==> build 81 <==
==> flow/design.v (excerpt) <==
module alu16_top(clk, valA, valB, aluop, sub, lr, cc, result);
export LEC_CHECK = 0
export ABC_AREA = 1
export CAP_MARGIN = 5
export CORE_ASPECT_RATIO = 1.17
export CORE_MARGIN = 2
export CORE_UTILIZATION = 71
export CTS_CLUSTER_DIAMETER = 47
export CTS_CLUSTER_SIZE = 25
export GPL_ROUTABILITY_DRIVEN = 1
export HOLD_SLACK_MARGIN = 0.05
export MIN_ROUTING_LAYER = met1
export PLACE_DENSITY_LB_ADDON = 0.27
export SETUP_SLACK_MARGIN = 0.46
export SLEW_MARGIN = 20
create_clock -name core_clock -period 3.6 [get_ports {clk}]
run.sh (not shown) runs the stock make flow with config.mk's settings and CLKGATE_MAP_FILE=.
==> build 1 (differences from build 81) <==
Settings changed: CAP_MARGIN 5 to 20, HOLD_SLACK_MARGIN 0.05 to unset, SETUP_SLACK_MARGIN 0.46 to unset.
==> notes <==
Build 81 stopped in global routing. Build 1 finished with timing, DRC and antenna clean. In synthesized area, build 81 and build 1 do not differ. Synthesized cell count is the same in build 81 and build 1. In die area, build 81 and build 1 do not differ.


==> job 7760: inputs <==
Starting RTL as in the previous note.
Settings: LEC_CHECK=0, CAP_MARGIN=20, CORE_ASPECT_RATIO=1.79, CORE_MARGIN=2, CORE_UTILIZATION=40, CTS_CLUSTER_DIAMETER=395, CTS_CLUSTER_SIZE=98, SETUP_SLACK_MARGIN=-0.44, SLEW_MARGIN=20, TNS_END_PERCENT=20; clock period 4.7 ns.
==> job 5388: changes against job 7760 <==
Settings changed: CELL_PAD_IN_SITES_DETAIL_PLACEMENT set to 2, CORE_ASPECT_RATIO 1.79 to unset, CTS_CLUSTER_DIAMETER 395 to unset, CTS_CLUSTER_SIZE 98 to unset, GPL_TIMING_DRIVEN set to 0, HOLD_SLACK_MARGIN set to 0.12, MAX_ROUTING_LAYER set to met4, MIN_ROUTING_LAYER set to met2, SETUP_SLACK_MARGIN -0.44 to unset, TNS_END_PERCENT 20 to unset.
==> flow/constraint.sdc (replaced) <==
create_clock -name core_clock -period 3.1 [get_ports {clk}]
set_input_delay 0.6200 -clock core_clock [delete_from_list [all_inputs] [get_ports {clk}]]
set_output_delay 0.6200 -clock core_clock [all_outputs]
set_load 0.01 [all_outputs]
==> metrics.csv <==
stage,metric,value,unit
run_status,stop_stage,global routing (5_1_grt),
placement,dp.cells,1133,
run_status,error,[ERROR GRT-0116] Global routing finished with congestion. Check the congestion regions in the DRC Viewer.,
floorplan,fp_util,0.407,
run_status,status,stopped before the end,
The numbers above come from job 5388.

==> metrics.csv <==
stage,metric,value,unit
placement,dp.cells,1119,
worst_setup_path,crit_arrival,4.63,ns
worst_setup_path,required,4.93,ns
global_routing,grt_max_degree,41,
worst_setup_path,crit_start,a_q[4],
run_status,status,timing/DRC/antenna clean,
placement,dp_hpwl,24400,um
worst_setup_path,ff2ff_setup_slack,0.30,ns
worst_setup_path,r2r_end,cc[0],
floorplan,fp_util,0.408,
The numbers above come from job 7760.



==> run Y <==
alu16_top again, from the RTL that the note above started with.
Settings: LEC_CHECK=0, CAP_MARGIN=40, CORE_MARGIN=2, CORE_UTILIZATION=70, CTS_CLUSTER_DIAMETER=246, CTS_CLUSTER_SIZE=17, HOLD_SLACK_MARGIN=-0.08, PLACE_DENSITY=0.69, SLEW_MARGIN=20; clock period 2.27 ns.
==> inputs of run D, as changes to run Y <==
Settings changed: CAP_MARGIN 40 to 20, CORE_ASPECT_RATIO from default to 1.79, CORE_UTILIZATION 70 to 40, CTS_CLUSTER_DIAMETER 246 to 112, CTS_CLUSTER_SIZE 17 to 18, HOLD_SLACK_MARGIN -0.08 to default, PLACE_DENSITY 0.69 to default, SETUP_SLACK_MARGIN from default to -0.44.
==> flow/constraint.sdc (replaced) <==
create_clock -name core_clock -period 4.7 [get_ports {clk}]
set_input_delay 0.9400 -clock core_clock [delete_from_list [all_inputs] [get_ports {clk}]]
set_output_delay 0.9400 -clock core_clock [all_outputs]
set_load 0.01 [all_outputs]
==> inputs of run M, as changes to run Y <==
Settings changed: CAP_MARGIN 40 to 20, CORE_UTILIZATION 70 to 72, CTS_CLUSTER_DIAMETER 246 to 392, CTS_CLUSTER_SIZE 17 to 100, HOLD_SLACK_MARGIN -0.08 to default, PLACE_DENSITY 0.69 to default.
==> flow/constraint.sdc (replaced) <==
create_clock -name core_clock -period 3.67 [get_ports {clk}]
set_input_delay 0.7340 -clock core_clock [delete_from_list [all_inputs] [get_ports {clk}]]
set_output_delay 0.7340 -clock core_clock [all_outputs]
set_load 0.01 [all_outputs]
==> results <==
In synthesized cell count, run M and run Y do not differ.
Die size, highest first: run D, run Y, run M.
Run D produced a clean layout. Run M never finished: it broke off in 4_1_cts (DPL-0038). Run Y ended with an error in 3_5_place_dp.
In synthesized area, run M and run Y do not differ.


==> trial 78: inputs <==
Starting RTL as in the previous note.
==> flow/design.v (excerpt) <==
module alu16_top(clk, valA, valB, aluop, sub, lr, cc, result);
Settings: LEC_CHECK=0, CAP_MARGIN=20, CORE_MARGIN=2, CORE_UTILIZATION=65, CTS_CLUSTER_DIAMETER=57, CTS_CLUSTER_SIZE=64, SETUP_SLACK_MARGIN=-0.3, SLEW_MARGIN=20; clock period 3.75 ns.
==> build 92: changes against trial 78 <==
--- a/flow/config.mk
+++ b/flow/config.mk
@@ -9,6 +9,5 @@
 export CORE_MARGIN = 2
-export CORE_UTILIZATION = 65
-export CTS_CLUSTER_DIAMETER = 57
-export CTS_CLUSTER_SIZE = 64
-export SETUP_SLACK_MARGIN = -0.3
+export CORE_UTILIZATION = 40
+export MAX_ROUTING_LAYER = met4
+export SETUP_SLACK_MARGIN = 0.6
 export SLEW_MARGIN = 20
==> flow/constraint.sdc (replaced) <==
create_clock -name core_clock -period 4.7 [get_ports {clk}]
set_input_delay 0.9400 -clock core_clock [delete_from_list [all_inputs] [get_ports {clk}]]
set_output_delay 0.9400 -clock core_clock [all_outputs]
set_load 0.01 [all_outputs]
==> trial 50: changes against trial 78 <==
--- a/flow/config.mk
+++ b/flow/config.mk
@@ -10,5 +10,5 @@
 export CORE_UTILIZATION = 65
-export CTS_CLUSTER_DIAMETER = 57
-export CTS_CLUSTER_SIZE = 64
-export SETUP_SLACK_MARGIN = -0.3
+export CTS_CLUSTER_DIAMETER = 29
+export CTS_CLUSTER_SIZE = 38
 export SLEW_MARGIN = 20
+export TNS_END_PERCENT = 5
==> flow/constraint.sdc (replaced) <==
create_clock -name core_clock -period 3.82 [get_ports {clk}]
set_input_delay 0.7640 -clock core_clock [delete_from_list [all_inputs] [get_ports {clk}]]
set_output_delay 0.7640 -clock core_clock [all_outputs]
set_load 0.01 [all_outputs]
==> comparison table <==
item                                                                                       build 92                   trial 50                   trial 78
Result of the run                                                          timing/DRC/antenna clean   finished with violations   finished with violations
Violated checks                                                                                   -               setup timing               setup timing
Met3 layer usage reported by global route                                                     7.88%                      20.2%                      19.7%
Routed wire per std cell                                                                    25.3 um                    25.3 um                    24.5 um
Non-clk invs                                                                                     66                         65                         65
Most common cell type on the critical path                                 sky130_fd_sc_hd__a21oi_1    sky130_fd_sc_hd__a21o_1    sky130_fd_sc_hd__a21o_1
Post-route cell area                                                                      8440 um^2                  8840 um^2                  8820 um^2
Clk Latency, worst-skew pair                                                                0.35 ns                    0.37 ns                    0.37 ns
Violation count after the first detailed-route iteration                                       1064                       1926                       1762
Pin slew with the least headroom to its limit                                              0.790 ns                   0.706 ns                   0.857 ns
Number of signal-net buffers in the layout                                                      152                        206                        241
Slew margin rel.                                                                              47.4%                      52.6%                      41.4%
# resized after CTS                                                                              14                         24                          5
Library cell contributing the largest single delay on the critical path    sky130_fd_sc_hd__dfxtp_4    sky130_fd_sc_hd__mux4_2     sky130_fd_sc_hd__or4_1
Top Metal Used                                                                                 met4                       met5                       met4
Multi-input combinational cell area                                                       5040 um^2                  5260 um^2                  5030 um^2
Internal                                                                                    1.37 mW                    1.56 mW                    1.52 mW
Worst reg2reg path depth                                                                         19                         17                         17
Area used by sequential logic in the layout                                               1180 um^2                  1160 um^2                  1160 um^2
Maximum VDD drop                                                                           0.178 mV                   0.311 mV                   0.352 mV
CTS Root Buffer Type                                                     sky130_fd_sc_hd__clkbuf_16  sky130_fd_sc_hd__clkbuf_8  sky130_fd_sc_hd__clkbuf_8
Number of detailed-routing iterations run before antenna repair                                   6                         36                         23
Worst Hold Depth                                                                                  4                          1                          1
Final number of setup-violating endpoints                                                         0                          1                          1
Clock-pin transition on the worst setup and hold timing paths                               0.05 ns                    0.07 ns                    0.07 ns


==> harbor: inputs <==
Starting RTL as in the previous note.
export LEC_CHECK = 0
export ABC_AREA = 1
export CAP_MARGIN = 20
export CORE_MARGIN = 2
export CORE_UTILIZATION = 68
export CTS_CLUSTER_DIAMETER = 57
export CTS_CLUSTER_SIZE = 37
export HOLD_SLACK_MARGIN = 0.24
export SETUP_SLACK_MARGIN = -0.3
export SLEW_MARGIN = 20
create_clock -name core_clock -period 3.0 [get_ports {clk}]
==> garnet: changes against harbor <==
Settings changed: CORE_ASPECT_RATIO from default to 1.17, CORE_UTILIZATION 68 to 15, CTS_CLUSTER_DIAMETER 57 to default, CTS_CLUSTER_SIZE 37 to default, GPL_ROUTABILITY_DRIVEN from default to 1, HOLD_SLACK_MARGIN 0.24 to default, MIN_ROUTING_LAYER from default to met1, PLACE_DENSITY_LB_ADDON from default to 0.14, SETUP_SLACK_MARGIN -0.3 to 1.23.
==> flow/constraint.sdc (replaced) <==
create_clock -name core_clock -period 6.38 [get_ports {clk}]
set_input_delay 1.2760 -clock core_clock [delete_from_list [all_inputs] [get_ports {clk}]]
set_output_delay 1.2760 -clock core_clock [all_outputs]
set_load 0.01 [all_outputs]
==> amber: changes against harbor <==
Settings changed: ABC_AREA 1 to default, CORE_ASPECT_RATIO from default to 0.51, CORE_UTILIZATION 68 to 40, CTS_CLUSTER_DIAMETER 57 to 385, CTS_CLUSTER_SIZE 37 to 98, HOLD_SLACK_MARGIN 0.24 to default, SETUP_SLACK_MARGIN -0.3 to -0.44.
==> flow/constraint.sdc (replaced) <==
create_clock -name core_clock -period 4.7 [get_ports {clk}]
set_input_delay 0.9400 -clock core_clock [delete_from_list [all_inputs] [get_ports {clk}]]
set_output_delay 0.9400 -clock core_clock [all_outputs]
set_load 0.01 [all_outputs]
==> summary of the runs <==
Between amber and garnet, the lower worst hold slack is in garnet (gap 34 ps).
Of garnet and amber, amber has the higher first-iteration DRC count (gap about 60%, measured against amber).
Between garnet and amber, the lower sequential power is in garnet (gap 26%, measured against amber).
Of garnet and amber, amber has the higher total power (gap about 30%, measured against amber).
amber produced a clean layout. harbor aborted during global routing with GRT-0116. garnet finished clean.
In garnet the synthesized cell count is higher than in amber, by about 14%.
Area after synthesis is the same in garnet and harbor.
Clock power: amber is higher than garnet (about 25%).
Against amber, the maximum frequency of garnet is larger by about 12%.
Sequential share of layout area: garnet is higher than amber (1.3 points).


==> exp/yarrow <==
alu16_top again, from the RTL that the note above started with.
Settings: LEC_CHECK=0, ABC_AREA=1, CAP_MARGIN=15, CELL_PAD_IN_SITES_DETAIL_PLACEMENT=2, CORE_MARGIN=2, CORE_UTILIZATION=40, GPL_TIMING_DRIVEN=1, HOLD_SLACK_MARGIN=0.12, MAX_ROUTING_LAYER=met5, MIN_ROUTING_LAYER=met2, SLEW_MARGIN=20, TNS_END_PERCENT=40; clock period 3.1 ns.
==> inputs of exp/quartz, as changes to exp/yarrow <==
CAP_MARGIN = 10   (was 15)
CELL_PAD_IN_SITES_DETAIL_PLACEMENT = unset   (was 2)
CORE_UTILIZATION = 72   (was 40)
CTS_CLUSTER_DIAMETER = 199   (was unset)
CTS_CLUSTER_SIZE = 97   (was unset)
GPL_TIMING_DRIVEN = unset   (was 1)
HOLD_SLACK_MARGIN = unset   (was 0.12)
MAX_ROUTING_LAYER = unset   (was met5)
MIN_ROUTING_LAYER = unset   (was met2)
PLACE_DENSITY = 0.4   (was unset)
SETUP_SLACK_MARGIN = 0.11   (was unset)
TNS_END_PERCENT = unset   (was 40)
==> flow/constraint.sdc (replaced) <==
create_clock -name core_clock -period 3.31 [get_ports {clk}]
set_input_delay 0.6620 -clock core_clock [delete_from_list [all_inputs] [get_ports {clk}]]
set_output_delay 0.6620 -clock core_clock [all_outputs]
set_load 0.01 [all_outputs]
==> run notes <==
run results: die width between 100 and 150 µm, AO/OA Area Share 0.1205, status did not finish, total die area ~0.016 mm², Basic Gates by Area 0.4240, core area between 0.01 and 0.015 mm², row count around 44, stop err [ERROR DPL-0033] detailed placement checks failed during check placement., Failed at detailed placement, die y size about 130 µm, Post-Synthesis Cells 975, Core Density at Floorplan 0.4120
[end of results for exp/yarrow]
==> run notes <==
run results: Basic Gates by Area 0.4240, Failed at global routing, die y size roughly 95 µm, Post-Synthesis Cells just under 1000, Core Density at Floorplan 0.7390, stop err [ERROR GRT-0116] Global routing finished with congestion. Check the congestion regions in the DRC Viewer., die width 95.37 µm, core area 0.008134 mm², status did not finish, total die area 0.009095 mm², row count 33, AO/OA Area Share 0.1205
[end of results for exp/quartz]


==> run a <==
alu16_top again, from the RTL that the note above started with.
Settings: LEC_CHECK=0, CAP_MARGIN=5, CORE_MARGIN=2, CORE_UTILIZATION=70, CTS_CLUSTER_DIAMETER=246, CTS_CLUSTER_SIZE=37, HOLD_SLACK_MARGIN=-0.08, PLACE_DENSITY=0.62, SLEW_MARGIN=20; clock period 2.27 ns.
==> inputs of run b, as changes to run a <==
- CAP_MARGIN: 5 -> 20
- CORE_UTILIZATION: 70 -> 63
- CTS_CLUSTER_DIAMETER: 246 -> 41
- CTS_CLUSTER_SIZE: 37 -> not set
- HOLD_SLACK_MARGIN: -0.08 -> not set
- PLACE_DENSITY: 0.62 -> not set
- SETUP_SLACK_MARGIN: not set -> -0.33
==> flow/constraint.sdc (replaced) <==
create_clock -name core_clock -period 4.0 [get_ports {clk}]
set_input_delay 0.8000 -clock core_clock [delete_from_list [all_inputs] [get_ports {clk}]]
set_output_delay 0.8000 -clock core_clock [all_outputs]
set_load 0.01 [all_outputs]
==> inputs of run c, as changes to run a <==
- ABC_AREA: not set -> 0
- CAP_MARGIN: 5 -> 20
- CORE_ASPECT_RATIO: not set -> 1.17
- CORE_UTILIZATION: 70 -> 65
- CTS_CLUSTER_DIAMETER: 246 -> not set
- CTS_CLUSTER_SIZE: 37 -> not set
- GPL_ROUTABILITY_DRIVEN: not set -> 1
- HOLD_SLACK_MARGIN: -0.08 -> not set
- MIN_ROUTING_LAYER: not set -> met1
- PLACE_DENSITY: 0.62 -> not set
==> flow/constraint.sdc (replaced) <==
create_clock -name core_clock -period 3.63 [get_ports {clk}]
set_input_delay 0.7260 -clock core_clock [delete_from_list [all_inputs] [get_ports {clk}]]
set_output_delay 0.7260 -clock core_clock [all_outputs]
set_load 0.01 [all_outputs]
==> qor summary <==
Outcome: run b failed layout checks; run a aborted with a tool error; run c aborted with a tool error
Last stage reached: run b -; run a detailed placement; run c global routing
Violated checks: run b setup timing; run a -; run c -
Dpl cells: run b 1090; run a -; run c 1164
Post-CTS setup repair buffer count: run b 0; run a -; run c 4
Worst setup timing slack at the placement stage: run b -0.0575 ns; run a -; run c -0.323 ns
Top-count cell post-synth: run b sky130_fd_sc_hd__a21oi_1; run a sky130_fd_sc_hd__a21oi_1; run c sky130_fd_sc_hd__a21oi_1
Hold buffer count at CTS: run b 0; run a -; run c 0
Number of gates resized after cts: run b 0; run a -; run c 45
Half-perimeter wire length after detailed placement: run b 20.0 mm; run a -; run c 22.6 mm
Clock root buffer: run b sky130_fd_sc_hd__clkbuf_8; run a -; run c sky130_fd_sc_hd__clkbuf_16
Library cell occupying the most area in the post-synthesis netlist: run b sky130_fd_sc_hd__dfxtp_1; run a sky130_fd_sc_hd__dfxtp_1; run c sky130_fd_sc_hd__dfxtp_1
# H-tree levels: run b 3; run a -; run c 3
Total CTS buffers: run b 9; run a -; run c 9
Number of standard cells after synthesis: run b 854; run a 854; run c 854
Floorplan row count: run b 37; run a 35; run c 40
Post-synth ARST share: run b 0; run a 0; run c 0
Die span in x: run b 107 um; run a 102 um; run c 98 um
Chip Footprint: run b 11500 um2; run a 10400 um2; run c 11200 um2
Buffer depth of the longest clock path: run b 2; run a -; run c 2
Core Box Area: run b 10300 um2; run a 9280 um2; run c 10200 um2
Starting density of the core: run b 0.651; run a 0.724; run c 0.661
Num Clock Sinks: run b 57; run a -; run c 57
Area after detailed placement: run b 8000 um2; run a -; run c 8640 um2
Global placer's final weighted congestion: run b 1.28; run a 1.33; run c 1.27
Height of the die: run b 107 um; run a 102 um; run c 114 um
Synth top area share: run b 0.170; run a 0.170; run c 0.170
Power is estimated from default activity; no workload was simulated.
